==> flow/design.v (excerpt) <==
module connect_four(
    input clock,
    input reset,                        
    input rbtn, lbtn, mbtn, bbtn,
    output logic [7:0] row, greenColumn, blueColumn  
    );
For scale: ~1,400 cells after synthesis, ~250 flip-flops, ~0.012 sq mm of cells after synthesis.
==> flow/config.mk <==
export PLATFORM = sky130hd
export DESIGN_NAME = connect_four
export DESIGN_NICKNAME = connect_four
export VERILOG_FILES = /design/flow/design.v
export SDC_FILE = /design/flow/constraint.sdc
export NUM_CORES = 4
export LEC_CHECK = 0
export CAP_MARGIN = 20
export CORE_MARGIN = 2
export CORE_UTILIZATION = 40
export CTS_CLUSTER_DIAMETER = 231
export GPL_TIMING_DRIVEN = 0
export SLEW_MARGIN = 20
export TNS_END_PERCENT = 95
==> flow/constraint.sdc <==
create_clock -name core_clock -period 10.0 [get_ports {clock}]
set_input_delay 2.0000 -clock core_clock [delete_from_list [all_inputs] [get_ports {clock}]]
set_output_delay 2.0000 -clock core_clock [all_outputs]
set_load 0.01 [all_outputs]
run.sh (not shown) runs the stock make flow with config.mk's settings and CLKGATE_MAP_FILE=.
The baseline went through all stages and came out clean.
==> next run, changes <==
- CTS_CLUSTER_DIAMETER: 231 -> not set
- GPL_TIMING_DRIVEN: 0 -> not set
- PLACE_DENSITY: not set -> 0.6
- TNS_END_PERCENT: 95 -> not set
- clock period: 10.0 -> 4.94 ns (I/O delays scaled with it)
Outcome:
- The new run finished clean
- power increases by 100%
- die area stays the same
- final area decreases by 1.3%
- worst setup slack loses 3.0 ns
- sequential power increases by 100%
- core utilization decreases by 0.59 points
- count of clock-buffer cells in the layout decreases by 2
- cell count decreases by 3.3%
- routed wire length decreases by 12%
==> next run, changes <==
- CORE_UTILIZATION: 40 -> 65
- PLACE_DENSITY: 0.6 -> not set
- SETUP_SLACK_MARGIN: not set -> 1.81
- clock period: 4.94 -> 7.29 ns (I/O delays scaled with it)
Register-to-register slack gains 1.7 ns.
Wire length goes down by about 5%.
Clock power goes down by about 37%.
==> next run, changes <==
- ABC_AREA: not set -> 0
- CORE_UTILIZATION: 65 -> 72
- CTS_CLUSTER_SIZE: not set -> 22
- PLACE_DENSITY: not set -> 0.65
- SETUP_SLACK_MARGIN: 1.81 -> not set
- clock period: 7.29 -> 2.85 ns (I/O delays scaled with it)
Outcome:
- The changed run ran to the end with violations: setup timing
- flip-flop count is unchanged
- cell count increases by 5.8%
- die area decreases by 9.5%
- count of clock-buffer cells in the layout decreases by 2
- worst hold slack is better by 0.012 ns
- wire length increases by 32%
==> next run, changes <==
- ABC_AREA: 0 -> not set
- CORE_UTILIZATION: 72 -> 56
- CTS_CLUSTER_SIZE: 22 -> not set
- PLACE_DENSITY: 0.65 -> 0.6
- clock period: 2.85 -> 4.94 ns (I/O delays scaled with it)
Effect: Now the flow produced a clean layout. Global-route usage drops by 15 points. Sequential cell count does not change. Setup slack gets better by 0.85 ns. Total power drops by 39%. Register-to-register slack gets better by 0.85 ns. Cell area drops by 7.1%.

Starting RTL as in the previous note.
clock: 7.81 ns
lec_check: 0
abc_area: 0
cap_margin: 25
cell_pad_in_sites_detail_placement: 0
cell_pad_in_sites_global_placement: 2
core_aspect_ratio: 0.55
core_margin: 6
core_utilization: 44
cts_cluster_diameter: 219
gpl_timing_driven: 0
hold_slack_margin: -0.01
max_routing_layer: met4
min_routing_layer: met2
place_density_lb_addon: 0.3
setup_slack_margin: 0.41
slew_margin: 20
tns_end_percent: 55
Then changed:
Settings changed: ABC_AREA 0 to 1, CAP_MARGIN 25 to 20, CELL_PAD_IN_SITES_DETAIL_PLACEMENT 0 to unset, CELL_PAD_IN_SITES_GLOBAL_PLACEMENT 2 to unset, CORE_ASPECT_RATIO 0.55 to unset, CORE_MARGIN 6 to 2, CORE_UTILIZATION 44 to 72, CTS_CLUSTER_DIAMETER 219 to unset, GPL_TIMING_DRIVEN 0 to unset, HOLD_SLACK_MARGIN -0.01 to unset, MAX_ROUTING_LAYER met4 to unset, MIN_ROUTING_LAYER met2 to unset, PLACE_DENSITY_LB_ADDON 0.3 to unset, SETUP_SLACK_MARGIN 0.41 to 0.1, TNS_END_PERCENT 55 to unset.
Clock period 7.81 ns to 2.96 ns, I/O delays scaled along.
Die area is lower by about 40%.
Sequential power is higher to 2.7 times its value.
Setup slack got worse by 1.7 ns.
Utilization is higher by 32 points.
Via count is lower by about 11%.
Global-route usage is lower by 8.0 points.
Synthesized area is higher by 9.6%.
First-iteration DRC count is lower by about 46%.
Power is higher to 2.8 times its value.
Worst hold slack got worse by 0.024 ns.
Then changed:
Settings changed: CORE_UTILIZATION 72 to 71, PLACE_DENSITY set to 0.39, SETUP_SLACK_MARGIN 0.1 to unset.
Clock period 2.96 ns to 2.76 ns, I/O delays scaled along.
Outcome: Non-clock buffer count climbs by 10. Hold slack hardly moves. Die size climbs by 1.4%. Final area climbs by 0.31%. Routed wire length drops by 2.3%. Core utilization drops by 2.0 points.
Then changed:
Settings changed: ABC_AREA 1 to unset, CORE_UTILIZATION 71 to 57, PLACE_DENSITY 0.39 to 0.6.
Clock period 2.76 ns to 5.97 ns, I/O delays scaled along.
Cell area goes down by about 10%.
Non-clock buffer count goes down by 41.
Core utilization goes down by 17 points.
Worst setup slack improved by 1.6 ns.
Clock-buffer cell count goes up by 3.
Then changed:
Settings changed: CORE_UTILIZATION 57 to 40, SETUP_SLACK_MARGIN set to 0.76.
Clock period 5.97 ns to 4.94 ns, I/O delays scaled along.
After rerunning: The changed run ran to the end with no violations. Combinational power climbs by 24%. Via count is about the same. Cell count climbs by 7.7%. Worst hold slack improved by 0.0060 ns.
Then changed:
Settings changed: ABC_AREA set to 1, CORE_UTILIZATION 40 to 65, SETUP_SLACK_MARGIN 0.76 to unset.
Clock period 4.94 ns to 3.25 ns, I/O delays scaled along.
After rerunning: Worst setup slack degrades by 0.80 ns; via count grows by 28%; combinational power grows to 2.8 times its value; total power grows by 58%; routed wire length grows by 16%; die area shrinks by 32%; global-route usage grows by 14 points; utilization grows by 28 points; hold slack degrades by 0.018 ns.
Power and IR drop assume default switching activity.
